==> 09-02 <==
// a_filter_reference_32x11
module a_filter_reference_32x11(
    input [31:0] x_in,
    input clk,
    input [5:0] reset,
    output [31:0] y_out);
clock: 6.45 ns
lec_check: 0
abc_area: 0
cap_margin: 20
cell_pad_in_sites_global_placement: 3
core_aspect_ratio: 1.52
core_margin: 2
core_utilization: 44
cts_cluster_diameter: 79
cts_cluster_size: 85
gpl_routability_driven: 0
gpl_timing_driven: 1
max_routing_layer: met4
place_density_lb_addon: 0.02
slew_margin: 15
tns_end_percent: 55
run.sh (not shown) runs the stock make flow with config.mk's settings and CLKGATE_MAP_FILE=.
==> 10-03: changes against 09-02 <==
Settings changed: ABC_AREA 0 to unset, CORE_ASPECT_RATIO 1.52 to 1.1, CORE_UTILIZATION 44 to 40, CTS_CLUSTER_DIAMETER 79 to 182, CTS_CLUSTER_SIZE 85 to unset, GPL_TIMING_DRIVEN 1 to 0, HOLD_SLACK_MARGIN set to 0.23, MAX_ROUTING_LAYER met4 to unset, PLACE_DENSITY_LB_ADDON 0.02 to unset, SETUP_SLACK_MARGIN set to 0.74, SLEW_MARGIN 15 to 40, TNS_END_PERCENT 55 to unset.
==> flow/constraint.sdc (replaced) <==
create_clock -name core_clock -period 9.22 [get_ports {clk}]
set_input_delay 1.8440 -clock core_clock [delete_from_list [all_inputs] [get_ports {clk}]]
set_output_delay 1.8440 -clock core_clock [all_outputs]
set_load 0.01 [all_outputs]
==> 12-19: changes against 09-02 <==
Settings changed: ABC_AREA 0 to unset, CELL_PAD_IN_SITES_GLOBAL_PLACEMENT 3 to unset, CORE_ASPECT_RATIO 1.52 to unset, CORE_UTILIZATION 44 to 70, CTS_CLUSTER_DIAMETER 79 to 201, CTS_CLUSTER_SIZE 85 to 41, GPL_ROUTABILITY_DRIVEN 0 to unset, GPL_TIMING_DRIVEN 1 to unset, MAX_ROUTING_LAYER met4 to unset, PLACE_DENSITY_LB_ADDON 0.02 to unset, SLEW_MARGIN 15 to 20, TNS_END_PERCENT 55 to unset.
==> flow/constraint.sdc (replaced) <==
create_clock -name core_clock -period 4.37 [get_ports {clk}]
set_input_delay 0.8740 -clock core_clock [delete_from_list [all_inputs] [get_ports {clk}]]
set_output_delay 0.8740 -clock core_clock [all_outputs]
set_load 0.01 [all_outputs]
==> datasheet_impl.txt <==
Characteristics after synthesis and place and route

Parameter                              Value

Timing
  Fin worst setup slack    0.591 ns

CTS
  Number of buffers added for setup after CTS    82

Critical path
  CP Launch Point    sixth_stage.Samples_out[9]

Final layout
  Count of buffers not belonging to the clock network in the layout    between 200 and 300

Outcome
  Result of the run  timing/DRC/antenna clean
the above is filed under 10-03

==> datasheet_impl.txt <==
Physical design parameters

Parameter                              Value

Outcome
  Exit stage    global routing (5_1_grt)
  Result of the run    stopped before the end
  First error line in the log    [ERROR GRT-0116] Global routing finished with congestion. Check the congestion regions in the DRC Viewer.

Synth
  Multiplexer share of the synthesized area    0.197%

CTS
  Number of buffers added for setup after CTS    116
the above is filed under 12-19

==> datasheet_impl.txt <==
Characteristics after synthesis and place and route

Parameter                              Value

Timing
  Setup violators final    68
  Fin worst setup slack    -1.63 ns

Final layout
  Non-clock buffer share of cell area    ~15%

CTS
  Number of buffers added for setup after CTS    105

Critical path
  CP Launch Point    sixth_stage.Samples_out[4]

Outcome
  Violated Checks    setup timing
  Result of the run    failed layout checks
the above is filed under 09-02



==> inputs of build 25 <==
a_filter_reference_32x11 again, from the RTL that the note above started with.
clock: 6.45 ns
lec_check: 0
abc_area: 1
cap_margin: 20
cell_pad_in_sites_global_placement: 3
core_aspect_ratio: 1.52
core_margin: 2
core_utilization: 46
cts_cluster_diameter: 79
cts_cluster_size: 85
gpl_routability_driven: 0
gpl_timing_driven: 1
max_routing_layer: met4
slew_margin: 15
tns_end_percent: 55
==> inputs of build 65, as changes to build 25 <==
- ABC_AREA: 1 -> not set
- CELL_PAD_IN_SITES_GLOBAL_PLACEMENT: 3 -> not set
- CORE_ASPECT_RATIO: 1.52 -> not set
- CORE_UTILIZATION: 46 -> 28
- CTS_CLUSTER_DIAMETER: 79 -> not set
- CTS_CLUSTER_SIZE: 85 -> not set
- GPL_ROUTABILITY_DRIVEN: 0 -> not set
- GPL_TIMING_DRIVEN: 1 -> not set
- MAX_ROUTING_LAYER: met4 -> not set
- SLEW_MARGIN: 15 -> 20
- TNS_END_PERCENT: 55 -> not set
==> flow/constraint.sdc (replaced) <==
create_clock -name core_clock -period 8.86 [get_ports {clk}]
set_input_delay 1.7720 -clock core_clock [delete_from_list [all_inputs] [get_ports {clk}]]
set_output_delay 1.7720 -clock core_clock [all_outputs]
set_load 0.01 [all_outputs]
==> inputs of build 22, as changes to build 25 <==
- ABC_AREA: 1 -> not set
- CELL_PAD_IN_SITES_GLOBAL_PLACEMENT: 3 -> not set
- CORE_ASPECT_RATIO: 1.52 -> 0.91
- CORE_UTILIZATION: 46 -> 72
- CTS_CLUSTER_DIAMETER: 79 -> not set
- CTS_CLUSTER_SIZE: 85 -> not set
- GPL_ROUTABILITY_DRIVEN: 0 -> not set
- GPL_TIMING_DRIVEN: 1 -> not set
- MAX_ROUTING_LAYER: met4 -> not set
- SLEW_MARGIN: 15 -> 20
- TNS_END_PERCENT: 55 -> not set
==> flow/constraint.sdc (replaced) <==
create_clock -name core_clock -period 7.5 [get_ports {clk}]
set_input_delay 1.5000 -clock core_clock [delete_from_list [all_inputs] [get_ports {clk}]]
set_output_delay 1.5000 -clock core_clock [all_outputs]
set_load 0.01 [all_outputs]
==> summary.txt <==
run metrics: tool error=[ERROR GPL-0301] Utilization 102.296 % exceeds 100%., status=aborted with a tool error, xor/xnor share=~5.4%, yosys simple share=18.0%, row cnt=between 150 and 200, Die H=~460 microns, Main area contributors=ha_1 22%, dfxtp_1 17%, fa_1 14%, stopping stage=global placement without I/O, Chip Width=305 microns
the above is filed under build 25

==> summary.txt <==
impl run done, here's what came out: Chip Width=~290 microns, yosys adder share=41.1%, status=failed layout checks, layout check faults=setup timing, P&R area growth vs syn=15.5%, Main area contributors=ha_1 26%, dfxtp_1 20%, fa_1 16%, row cnt=approximately 96, met3 WL=around 9.5 mm, setup ws final=-2.08 ns, Die H=roughly 270 microns, Post-synth EDFFs=0, xor/xnor share=5.79%, Critical Path End Type=primary output, Final setup viols=29, initial antenna violation count=9
the above is filed under build 22

==> summary.txt <==
impl run done, here's what came out: Chip Width=448 microns, status=timing/DRC/antenna clean, WL final=114 mm, grt peak-use layer=met2, Die H=448 microns, initial antenna violation count=1, row cnt=163, xor/xnor share=about 5.8%, Main area contributors=ha_1 26%, dfxtp_1 20%, fa_1 16%, yosys simple share=10.9%
the above is filed under build 65



==> run a: inputs <==
a_filter_reference_32x11 again, from the RTL that the note above started with.
clock: 7.22 ns
lec_check: 0
abc_area: 1
cap_margin: 30
core_aspect_ratio: 0.83
core_margin: 2
core_utilization: 71
cts_cluster_diameter: 242
cts_cluster_size: 39
gpl_routability_driven: 1
gpl_timing_driven: 1
hold_slack_margin: 0.29
setup_slack_margin: -0.16
slew_margin: 20
==> inputs of run b, as changes to run a <==
--- a/flow/config.mk
+++ b/flow/config.mk
@@ -11,9 +11,6 @@
 export CORE_MARGIN = 2
 export CORE_UTILIZATION = 71
-export CTS_CLUSTER_DIAMETER = 242
-export CTS_CLUSTER_SIZE = 39
 export GPL_ROUTABILITY_DRIVEN = 1
 export GPL_TIMING_DRIVEN = 1
-export HOLD_SLACK_MARGIN = 0.29
-export SETUP_SLACK_MARGIN = -0.16
+export SETUP_SLACK_MARGIN = -0.06
 export SLEW_MARGIN = 20
==> flow/constraint.sdc (replaced) <==
create_clock -name core_clock -period 2.15 [get_ports {clk}]
set_input_delay 0.4300 -clock core_clock [delete_from_list [all_inputs] [get_ports {clk}]]
set_output_delay 0.4300 -clock core_clock [all_outputs]
set_load 0.01 [all_outputs]
==> results <==
quantity                                                                             run a                              run b
Horizontal die dimension                                                            332 um                             332 um
Count of yosys warnings during synthesis                                                 4                                  4
Mean post-synth cell area                                                        7.37 um^2                          7.37 um^2
Fraction of the mapped netlist area in compound gates                                9.97%                              9.97%
Gpl congestion                                                                        1.07                               1.08
Die boundary height                                                                 276 um                             276 um
Number of enable-type register cells in the synthesized netlist                          0                                  0
Area share of the largest cell type after synthesis                                  22.3%                              22.3%
Number of standard cells reported by yosys                                           8,591                              8,591
Core Box Area                                                                  88,100 um^2                        88,100 um^2
Outcome                                                          aborted with a tool error          aborted with a tool error
Failing step                                                      global routing (5_1_grt)  detailed placement (3_5_place_dp)
Number of cell rows                                                                     99                                 99
Most instantiated library cell after synthesis                      sky130_fd_sc_hd__inv_1             sky130_fd_sc_hd__inv_1
Async set or reset register ratio after synthesis                                       0%                                 0%
Area fraction in mux cells                                                              0%                                 0%
Sequential element share of the synthesized area                                     17.2%                              17.2%
Post-synthesis chip area from yosys                                            63,300 um^2                        63,300 um^2
Syn_nets                                                                            10,200                             10,200


==> build 18: inputs <==
Starting RTL as in the previous note.
clock: 4.37 ns
lec_check: 0
cap_margin: 40
core_margin: 2
core_utilization: 71
cts_cluster_diameter: 201
cts_cluster_size: 41
place_density_lb_addon: 0.02
setup_slack_margin: 1.26
slew_margin: 20
tns_end_percent: 5
==> trial 64 (differences from build 18) <==
CAP_MARGIN = 30   (was 40)
CORE_ASPECT_RATIO = 0.83   (was not set)
CTS_CLUSTER_DIAMETER = not set   (was 201)
CTS_CLUSTER_SIZE = not set   (was 41)
GPL_ROUTABILITY_DRIVEN = 1   (was not set)
GPL_TIMING_DRIVEN = 1   (was not set)
PLACE_DENSITY_LB_ADDON = not set   (was 0.02)
SETUP_SLACK_MARGIN = -0.16   (was 1.26)
TNS_END_PERCENT = not set   (was 5)
==> flow/constraint.sdc (replaced) <==
create_clock -name core_clock -period 3.57 [get_ports {clk}]
set_input_delay 0.7140 -clock core_clock [delete_from_list [all_inputs] [get_ports {clk}]]
set_output_delay 0.7140 -clock core_clock [all_outputs]
set_load 0.01 [all_outputs]
==> comparison table <==
quantity                                                                  build 18        trial 64
Run status                                                          did not finish  did not finish
Failing step                                                               5_1_grt         4_1_cts
Core area                                                                77300 µm²       77400 µm²
# rows                                                                         102              93
Routability-driven placement congestion ratio                                0.947           0.924
Post-synthesis average cell area                                          8.70 µm²        8.70 µm²
Fp util                                                                      0.715           0.715
Register share after synthesis                                               0.197           0.197
Half-perimeter wire length of the detailed placement result              130000 µm       146000 µm
DP Cell Count                                                                 8777            8821
Placed Area                                                              68300 µm²       71800 µm²
Share of synthesized cell area in and-or and or-and compound cells           0.111           0.111
Die span in x                                                               283 µm          310 µm
Chip height                                                                 283 µm          258 µm
Post-place setup slack                                                    -2980 ps        -3600 ps
Adder share                                                                  0.411           0.411
Overall die area                                                         80200 µm²       80200 µm²


==> inputs of delta <==
a_filter_reference_32x11 again, from the RTL that the note above started with.
Settings: LEC_CHECK=0, ABC_AREA=1, CAP_MARGIN=20, CORE_ASPECT_RATIO=0.92, CORE_MARGIN=2, CORE_UTILIZATION=72, CTS_CLUSTER_SIZE=90, MAX_ROUTING_LAYER=met4, PLACE_DENSITY=0.67, SLEW_MARGIN=20; clock period 7.46 ns.
==> inputs of ember, as changes to delta <==
Settings changed: ABC_AREA 1 to not set, CORE_ASPECT_RATIO 0.92 to not set, CTS_CLUSTER_SIZE 90 to not set, MAX_ROUTING_LAYER met4 to not set, PLACE_DENSITY 0.67 to not set, PLACE_DENSITY_LB_ADDON set to 0.0.
==> flow/constraint.sdc (replaced) <==
create_clock -name core_clock -period 8.38 [get_ports {clk}]
set_input_delay 1.6760 -clock core_clock [delete_from_list [all_inputs] [get_ports {clk}]]
set_output_delay 1.6760 -clock core_clock [all_outputs]
set_load 0.01 [all_outputs]
==> inputs of violet, as changes to delta <==
Settings changed: ABC_AREA 1 to not set, CORE_ASPECT_RATIO 0.92 to not set, CORE_UTILIZATION 72 to 66, CTS_CLUSTER_SIZE 90 to not set, MAX_ROUTING_LAYER met4 to not set, PLACE_DENSITY 0.67 to not set.
==> flow/constraint.sdc (replaced) <==
create_clock -name core_clock -period 9.92 [get_ports {clk}]
set_input_delay 1.9840 -clock core_clock [delete_from_list [all_inputs] [get_ports {clk}]]
set_output_delay 1.9840 -clock core_clock [all_outputs]
set_load 0.01 [all_outputs]
==> inputs of tundra, as changes to delta <==
Settings changed: ABC_AREA 1 to not set, CORE_ASPECT_RATIO 0.92 to not set, CORE_UTILIZATION 72 to 52, CTS_CLUSTER_SIZE 90 to 95, MAX_ROUTING_LAYER met4 to not set, PLACE_DENSITY 0.67 to not set.
==> flow/constraint.sdc (replaced) <==
create_clock -name core_clock -period 5.59 [get_ports {clk}]
set_input_delay 1.1180 -clock core_clock [delete_from_list [all_inputs] [get_ports {clk}]]
set_output_delay 1.1180 -clock core_clock [all_outputs]
set_load 0.01 [all_outputs]
==> out/results.ini <==
[synthesis]
ys_types = 66
yosys_area_um2 = 63300
synthesis.nets = 10188
synthAdderAreaFrac_pct = 35.9
top_cell_area_share_pct = 22.3
mux_area_share_pct = 0
yosys-top-cells-count = inv_1, nand2_1, ha_1, nor2_1, dfxtp_1

[outcome]
stop_stage = global routing
status = aborted with a tool error

[floorplan]
die_h_um = 288

[clock_network]
cts_made_buffers = 61

the above is filed under delta

==> out/results.ini <==
[synthesis]
ys_types = 76
yosys-top-cells-count = inv_1, ha_1, nor2_1, dfxtp_1, fa_1
mux_area_share_pct = 0.197
synthAdderAreaFrac_pct = 41.1

[floorplan]
die_h_um = 294

[outcome]
status = finished clean

the above is filed under violet

==> out/results.ini <==
[outcome]
status = failed layout checks
so_faults = negative setup slack

[clock_network]
cts_made_buffers = 59

[synthesis]
ys_types = 76
synthAdderAreaFrac_pct = 41.1
yosys_area_um2 = 55300
mux_area_share_pct = 0.197
yosys-top-cells-count = inv_1, ha_1, nor2_1, dfxtp_1, fa_1

[timing]
layout_setup_ws_ps = -167
finalSetupViolations = 6

the above is filed under ember

==> out/results.ini <==
[outcome]
status = failed layout checks
so_faults = negative setup slack

[synthesis]
top_cell_area_share_pct = 25.5
yosys_area_um2 = 55300
synthAdderAreaFrac_pct = 41.1

[timing]
layout_setup_ws_ps = -2150
finalSetupViolations = 237

the above is filed under tundra



==> run C <==
a_filter_reference_32x11 again, from the RTL that the note above started with.
Design a_filter_reference_32x11, start of the top module:
module a_filter_reference_32x11(
    input [31:0] x_in,
    input clk,
    input [5:0] reset,
    output [31:0] y_out);
    wire [10:0] a1_1;
    wire [10:0] a1_2;
    wire [10:0] a1_3;
    wire [10:0] a1_4;
    wire [10:0] b1;
    assign a1_1 = -11'sd208;
    assign a1_2 = -11'sd1021;
    assign a1_3 = -11'sd930;
    assign a1_4 = -11'sd1010;
    assign b1 = 11'sd307;
    wire [31:0] y_1;
    wire [31:0] y_2;
    wire [31:0] y_3;
    wire [31:0] y_4;
    wire [31:0] y_5;
    fos_exact_v4 first_stage(x_in,a1_4,clk,reset[0],y_1);
    fos_exact_v3 second_stage(y_1,a1_3,b1,clk,reset[1],y_2);
    fos_exact_v2 third_stage(y_2,a1_2,clk,reset[2],y_3);
    fos_exact_v2 fourth_stage(y_3,a1_2,clk,reset[3],y_4);
    fos_exact_v1 fifth_stage(y_4,a1_1,clk,reset[4],y_5);
    fos_exact_v1 sixth_stage(y_5,a1_1,clk,reset[5],y_out);
endmodule
Settings: LEC_CHECK=0, CAP_MARGIN=20, CORE_MARGIN=2, CORE_UTILIZATION=72, CTS_CLUSTER_SIZE=58, PLACE_DENSITY_LB_ADDON=0.0, SETUP_SLACK_MARGIN=-0.54, SLEW_MARGIN=20; clock period 7.66 ns.
==> run Z: changes against run C <==
- CORE_UTILIZATION: 72 -> 9
- CTS_CLUSTER_SIZE: 58 -> unset
- PLACE_DENSITY_LB_ADDON: 0.0 -> unset
- SETUP_SLACK_MARGIN: -0.54 -> unset
==> flow/constraint.sdc (replaced) <==
create_clock -name core_clock -period 9.92 [get_ports {clk}]
set_input_delay 1.9840 -clock core_clock [delete_from_list [all_inputs] [get_ports {clk}]]
set_output_delay 1.9840 -clock core_clock [all_outputs]
set_load 0.01 [all_outputs]
==> results <==
- Run C produced a layout that fails on setup timing. Run Z produced a clean layout.
- Against run Z, the sequential share of layout area of run C is higher by 1.4 points.
- Flip-flop count is the same in run Z and run C.
